== run 1 ==
## calc
module calc(
    input clk,  
    input rst_n,  
    input [7:0] num,
    input [2:0] op,
    input start,
    output reg [15:0] result,
    output reg [15:0] display_val,  
    output [2:0] led_op,  
    output reg stop
);
reg [15:0] local_result;
reg local_stop;
localparam ADD = 3'd6;
localparam SUB = 3'd5;
localparam MUL = 3'd4;
localparam DIV = 3'd1;
localparam ENT = 3'd2;
localparam CLR = 3'd3;
reg [15:0] a, b;
reg [2:0] local_op;
assign led_op = local_op;  
wire [15:0] res_add, res_sub, res_mul, res_div;
i16_add u_add(.a(a), .b(b), .valid_in(1'b1), .sum(res_add), .carry_out(), .ready_out());
i16_sub u_sub(.a(a), .b(b), .valid_in(1'b1), .diff(res_sub), .borrow_out(), .ready_out());
i16_mul u_mul(.a(a), .b(b), .valid_in(1'b1), .prod(res_mul), .ready_out());
i16_div u_div(.a(a), .b(b), .valid_in(1'b1), .quot(res_div), .ready_out());
localparam S_INPUT_A = 2'b00;
localparam S_INPUT_B = 2'b01;
reg [2:0] state;
always @(posedge clk) begin
	if (~rst_n) begin
    	local_stop <= 0;
        a <= 0;
        b <= 0;
        local_result <= 0;
        display_val <= 0;
        local_op <= 0;
        state <= S_INPUT_A;
    end else begin
        if (~start&local_stop) begin
        local_stop <= 0;
        end else if (start&~local_stop) begin
            case (state)
            S_INPUT_A: begin
                if (op == CLR) begin
                    a <= 0; b <= 0; display_val <= 0; local_result <= 0; local_op <= 0;
                end else if (op == ADD || op == SUB || op == MUL || op == DIV) begin
                    local_op <= op;
                    b <= 0;
                    state <= S_INPUT_B;
                end else if (op == 0) begin
                    a <= a * 16'd10 + {8'd0, num};
                    display_val <= a * 16'd10 + {8'd0, num};
                end
            end
            S_INPUT_B: begin
                if (op == CLR) begin
  ...
Size in the first run: ~5,500 cells after synthesis, ~87 flip-flops, roughly 50 I/O pins.
Settings: LEC_CHECK=0, ABC_AREA=1, CAP_MARGIN=15, CELL_PAD_IN_SITES_GLOBAL_PLACEMENT=0, CORE_MARGIN=2, CORE_UTILIZATION=72, CTS_CLUSTER_DIAMETER=248, CTS_CLUSTER_SIZE=35, GPL_ROUTABILITY_DRIVEN=1, GPL_TIMING_DRIVEN=1, HOLD_SLACK_MARGIN=-0.08, MIN_ROUTING_LAYER=met1, PLACE_DENSITY=0.62, SETUP_SLACK_MARGIN=-1.07, SLEW_MARGIN=40, TNS_END_PERCENT=10; clock period 35.5 ns.
run.sh (not shown) runs the stock make flow with config.mk's settings and CLKGATE_MAP_FILE=.
Run 1: aborted in clock tree synthesis (4_1_cts) (tool error)
## Diff of input files: run 2 against run 1
Settings: MIN_ROUTING_LAYER changed from met1 to met2; PLACE_DENSITY removed (was 0.62); SETUP_SLACK_MARGIN changed from -1.07 to 2.37; CELL_PAD_IN_SITES_GLOBAL_PLACEMENT changed from 0 to 1; GPL_TIMING_DRIVEN changed from 1 to 0; CTS_CLUSTER_SIZE removed (was 35); ABC_AREA removed (was 1); PLACE_DENSITY_LB_ADDON newly set to 0.3; CTS_CLUSTER_DIAMETER removed (was 248); HOLD_SLACK_MARGIN removed (was -0.08); CORE_UTILIZATION changed from 72 to 22; the clock period (ns, I/O delays scaled along) changed from 35.5 to 43.2.
Findings:
What the final checks of run 2 revealed, after a flow that finished every stage, was a layout that fails on negative setup slack.
Going from run 1 to run 2, placed instance area dropped about 13%; horizontal die dimension climbed about 80%; number of cells in the design after placement dropped 441; core utilization before placement dropped 51 points; chip area estimate from yosys synthesis dropped about 3.4%.
Compared with run 1, run 2 shows synthesized instance count that has gone down by more than 10%.
Of run 2 and run 1, the run reporting the higher xor-xnor portion of the synthesized cell area was run 2.
The inputs of run 3 differ from those of run 2 as listed below.
Settings: changing TNS_END_PERCENT from 10 to 45; removing PLACE_DENSITY_LB_ADDON (formerly 0.3); setting MAX_ROUTING_LAYER to met4 for the first time; setting HOLD_SLACK_MARGIN to 0.27 for the first time; setting CTS_CLUSTER_SIZE to 25 for the first time; changing CORE_MARGIN from 2 to 6; setting CTS_CLUSTER_DIAMETER to 175 for the first time; removing SETUP_SLACK_MARGIN (formerly 2.37); setting PLACE_DENSITY to 0.73 for the first time; setting CELL_PAD_IN_SITES_DETAIL_PLACEMENT to 2 for the first time; changing MIN_ROUTING_LAYER from met2 to met1; changing the clock period (ns, I/O delays scaled along) from 43.2 to 39.8.
- Looking at routability-driven placement congestion ratio, run 3 sits 1.4% lower than run 2 does.
- Total cell area at the placement stage delta (run 2 -> run 3): insignificant
- Of run 3 and run 2, it is run 3 that has the higher total die size.
- Die extent in y: lower on run 2
- Changes observed in run 3 relative to run 2: synthesized cell count was more or less identical, floorplan-stage core utilization climbed 0.16 points, half-perimeter wire length after placement shows an increase of 24 mm.
- Reported for run 3 and run 2, post-synthesis cell area turned out identical to the last digit.
- Run 3 is listed as incomplete: the tool reported an error in global routing (5_1_grt) and the run ended there.
- Count of instances resized after the clock tree is built was lower in the run labelled run 2.
diff inputs: run 3 => run 4
Settings: PLACE_DENSITY no longer set, was 0.73; CORE_MARGIN now 9, was 6; CELL_PAD_IN_SITES_DETAIL_PLACEMENT no longer set, was 2; PLACE_DENSITY_LB_ADDON now 0.3, previously not set; CTS_CLUSTER_DIAMETER no longer set, was 175; HOLD_SLACK_MARGIN no longer set, was 0.27; SETUP_SLACK_MARGIN now 5.0, previously not set; CTS_CLUSTER_SIZE no longer set, was 25; TNS_END_PERCENT now 10, was 45; the clock period (ns, I/O delays scaled along) now 80.0, was 39.8.
Findings:
Run 4 completed; timing, DRC and antenna clean. Run 4 ended up with a lower number of buffers inserted to repair setup after CTS than run 3 did. Vertical die size: run 4 higher than run 3. Reported for run 4 and run 3, boundary pin count turned out identical to the last digit. | die size | higher: run 4 |. Compared with run 3, run 4 shows post-place instance area lower by 680 um^2. Diff run 3..run 4 | number of distinct library cells after synthesis | unchanged. Run 3 → run 4: weighted congestion reported at the end of routability-driven placement moved down; cell resize tally after clock tree synthesis moved down.
The inputs of run 5 differ from those of run 4 as listed below.
Settings: changing CAP_MARGIN from 15 to 20; removing CELL_PAD_IN_SITES_GLOBAL_PLACEMENT (formerly 1); removing MAX_ROUTING_LAYER (formerly met4); changing CORE_MARGIN from 9 to 2; changing SLEW_MARGIN from 40 to 20; removing GPL_ROUTABILITY_DRIVEN (formerly 1); removing MIN_ROUTING_LAYER (formerly met1); changing CORE_UTILIZATION from 22 to 59; removing SETUP_SLACK_MARGIN (formerly 5.0); removing TNS_END_PERCENT (formerly 10); removing GPL_TIMING_DRIVEN (formerly 0); removing PLACE_DENSITY_LB_ADDON (formerly 0.3); changing the clock period (ns, I/O delays scaled along) from 80.0 to 29.2.
[summary]
Number of instances in the synthesized netlist came out exactly the same in run 5 and run 4.
Run 5 never completed; the flow aborted with a tool error in global routing (5_1_grt).
From run 4 to run 5 the numbers moved as follows: number of placement rows fell by 54; post-cts resize count now sits higher.
Lower placed cell count among run 5 and run 4: run 4
Looking at chip area, run 5 sits about 65% below run 4.
[compare] base=run 4 new=run 5: last weighted congestion value of the routability-driven placer went up; number of flops mapped to enable cells by yosys closely matched the old numbers; total half-perimeter wirelength after legalization and detailed placement fell 1.9 mm; die boundary width shows a reduction of about 40%.

---

v29:
calc again, from the RTL that the note above started with.
==> flow/config.mk <==
export PLATFORM = sky130hd
export DESIGN_NAME = calc
export DESIGN_NICKNAME = calc
export VERILOG_FILES = /design/flow/design.v
export SDC_FILE = /design/flow/constraint.sdc
export NUM_CORES = 4
export LEC_CHECK = 0
export CAP_MARGIN = 20
export CORE_MARGIN = 2
export CORE_UTILIZATION = 70
export CTS_CLUSTER_SIZE = 40
export HOLD_SLACK_MARGIN = -0.1
export SETUP_SLACK_MARGIN = 5.0
export SLEW_MARGIN = 20
==> flow/constraint.sdc <==
create_clock -name core_clock -period 47.8 [get_ports {clk}]
set_input_delay 9.5600 -clock core_clock [delete_from_list [all_inputs] [get_ports {clk}]]
set_output_delay 9.5600 -clock core_clock [all_outputs]
set_load 0.01 [all_outputs]
v29 finished all stages; however, its layout fails the closing checks, the failures being max-capacitance violations, max-slew violations, negative setup slack.
Changes in v28 relative to v29:
-- flow/config.mk --
<<< v29, line 8
export CAP_MARGIN = 20
export CORE_MARGIN = 2
export CORE_UTILIZATION = 70
export CTS_CLUSTER_SIZE = 40
export HOLD_SLACK_MARGIN = -0.1
export SETUP_SLACK_MARGIN = 5.0
export SLEW_MARGIN = 20
>>> v28, line 8
export CAP_MARGIN = 20
export CORE_MARGIN = 2
export CORE_UTILIZATION = 40
export PLACE_DENSITY = 0.6
export SLEW_MARGIN = 20
==> flow/constraint.sdc <==
create_clock -name core_clock -period 52.6 [get_ports {clk}]
set_input_delay 10.5200 -clock core_clock [delete_from_list [all_inputs] [get_ports {clk}]]
set_output_delay 10.5200 -clock core_clock [all_outputs]
set_load 0.01 [all_outputs]
==> comparison <==
Of v29 and v28, just one finished clean: v28.
In v29 the implementation ran to completion but is not tape-out ready, as the final checks report max-capacitance violations, max-slew violations, negative setup slack.
Diff v29 -> v28 | logic depth of the worst register-to-register path | decrease of about 1.3%
Diff v29 -> v28: multi-input combinational area share rose by 1.1 points.
[v28 vs v29] total via count in the routed design: lower in v28
--- input diff v28..v5 ---
-- flow/config.mk --
<<< v28, line 8
export CAP_MARGIN = 20
export CORE_MARGIN = 2
export CORE_UTILIZATION = 40
export PLACE_DENSITY = 0.6
export SLEW_MARGIN = 20
>>> v5, line 8
export CAP_MARGIN = 20
export CORE_MARGIN = 2
export CORE_UTILIZATION = 70
export CTS_CLUSTER_SIZE = 60
export SLEW_MARGIN = 20
==> flow/constraint.sdc <==
create_clock -name core_clock -period 48.1 [get_ports {clk}]
set_input_delay 9.6200 -clock core_clock [delete_from_list [all_inputs] [get_ports {clk}]]
set_output_delay 9.6200 -clock core_clock [all_outputs]
set_load 0.01 [all_outputs]
==> results <==
- v5 had finished all stages when the layout checks came back failing, citing negative setup slack.
- v28 reached the final stage; the timing, DRC and antenna checks on its layout passed.
- On net count reported at finish, v5 and v28 are neck and neck.
- Delta (v5 minus v28): weighted congestion reported at the end of routability-driven placement rose 0.076; wire length on met3 rose about 110%; number of buffers inserted by post-CTS setup repair rose 27; number of inserted diodes about even; count of fill cells added during filler insertion fell 4,855.
- Overall track demand over capacity in global routing up 18 points in v5 wrt v28
- v5 against v28; final area is down slightly.
- Higher final critical-path setup slack was reported by v28, not v5.
#### Input delta (v38 over v5)
-- flow/config.mk --
<<< v5, line 8
export CAP_MARGIN = 20
export CORE_MARGIN = 2
export CORE_UTILIZATION = 70
export CTS_CLUSTER_SIZE = 60
export SLEW_MARGIN = 20
>>> v38, line 8
export CAP_MARGIN = 20
export CORE_MARGIN = 2
export CORE_UTILIZATION = 40
export PLACE_DENSITY = 0.6
export SLEW_MARGIN = 20
==> flow/constraint.sdc <==
create_clock -name core_clock -period 55.0 [get_ports {clk}]
set_input_delay 11.0000 -clock core_clock [delete_from_list [all_inputs] [get_ports {clk}]]
set_output_delay 11.0000 -clock core_clock [all_outputs]
set_load 0.01 [all_outputs]
### Flow results
- v38: done, clean on timing, DRC and antenna
- NOTE number of tap instances v5->v38 increased by more than half
- Delta (v38 minus v5): post-layout instance area went down 1.8%, setup slack at placement went up 0.70 ns, post-synth tally of flip-flops with integrated enable held.
- Relative to v5, met2 usage has decreased by 26 points in v38.
- Count of TritonRoute iterations in the first routing pass, v38 and v5: lower on v5
- Comparing v38 and v5, global routing met1 resource utilization is higher on v5.
- Per the comparison of v38 with v5, chip area picked up an extra 73%.
Inputs modified between v38 and v34:
-- flow/config.mk --
<<< v38, line 7
export LEC_CHECK = 0
export CAP_MARGIN = 20
export CORE_MARGIN = 2
export CORE_UTILIZATION = 40
export PLACE_DENSITY = 0.6
export SLEW_MARGIN = 20
>>> v34, line 7
export LEC_CHECK = 0
export CAP_MARGIN = 20
export CORE_ASPECT_RATIO = 0.5
export CORE_MARGIN = 2
export CORE_UTILIZATION = 70
export PLACE_DENSITY = 0.6
export SLEW_MARGIN = 20
export TNS_END_PERCENT = 15
Notes after the runs:
- Compared with v38, in v34 layout-stage area growth over the synthesis result down 2.5 points; relative slew slack decreased 15 points; filler-free cell count of the finished design went down by about 8%.
- Critical path's largest stage delay (lower): v38
Setup changes, v34 to v12
==> flow/config.mk <==
export PLATFORM = sky130hd
export DESIGN_NAME = calc
export DESIGN_NICKNAME = calc
export VERILOG_FILES = /design/flow/design.v
export SDC_FILE = /design/flow/constraint.sdc
export NUM_CORES = 4
export LEC_CHECK = 0
export ABC_AREA = 0
export CAP_MARGIN = 20
export CORE_MARGIN = 2
export CORE_UTILIZATION = 62
export CTS_CLUSTER_DIAMETER = 386
export CTS_CLUSTER_SIZE = 100
export SLEW_MARGIN = 0
export TNS_END_PERCENT = 5
Results
v12 against v34: wire length shrank by 2.6%.
Cmp v12 and v34 / met3 usage in global routing / higher: v34
Relative to v34, met1 layer wirelength in the final routing has increased by about 0.3% in v12.
Status: sequential share of layout area parity (v34, v12)
NOTE: violation count after the first detailed-routing iteration in v12 falls short of that of v34
v12 against v34: number of antenna cells inserted has decreased; count of non-CTS buffers in the layout went up 6.4%; starting density of the core moved down.
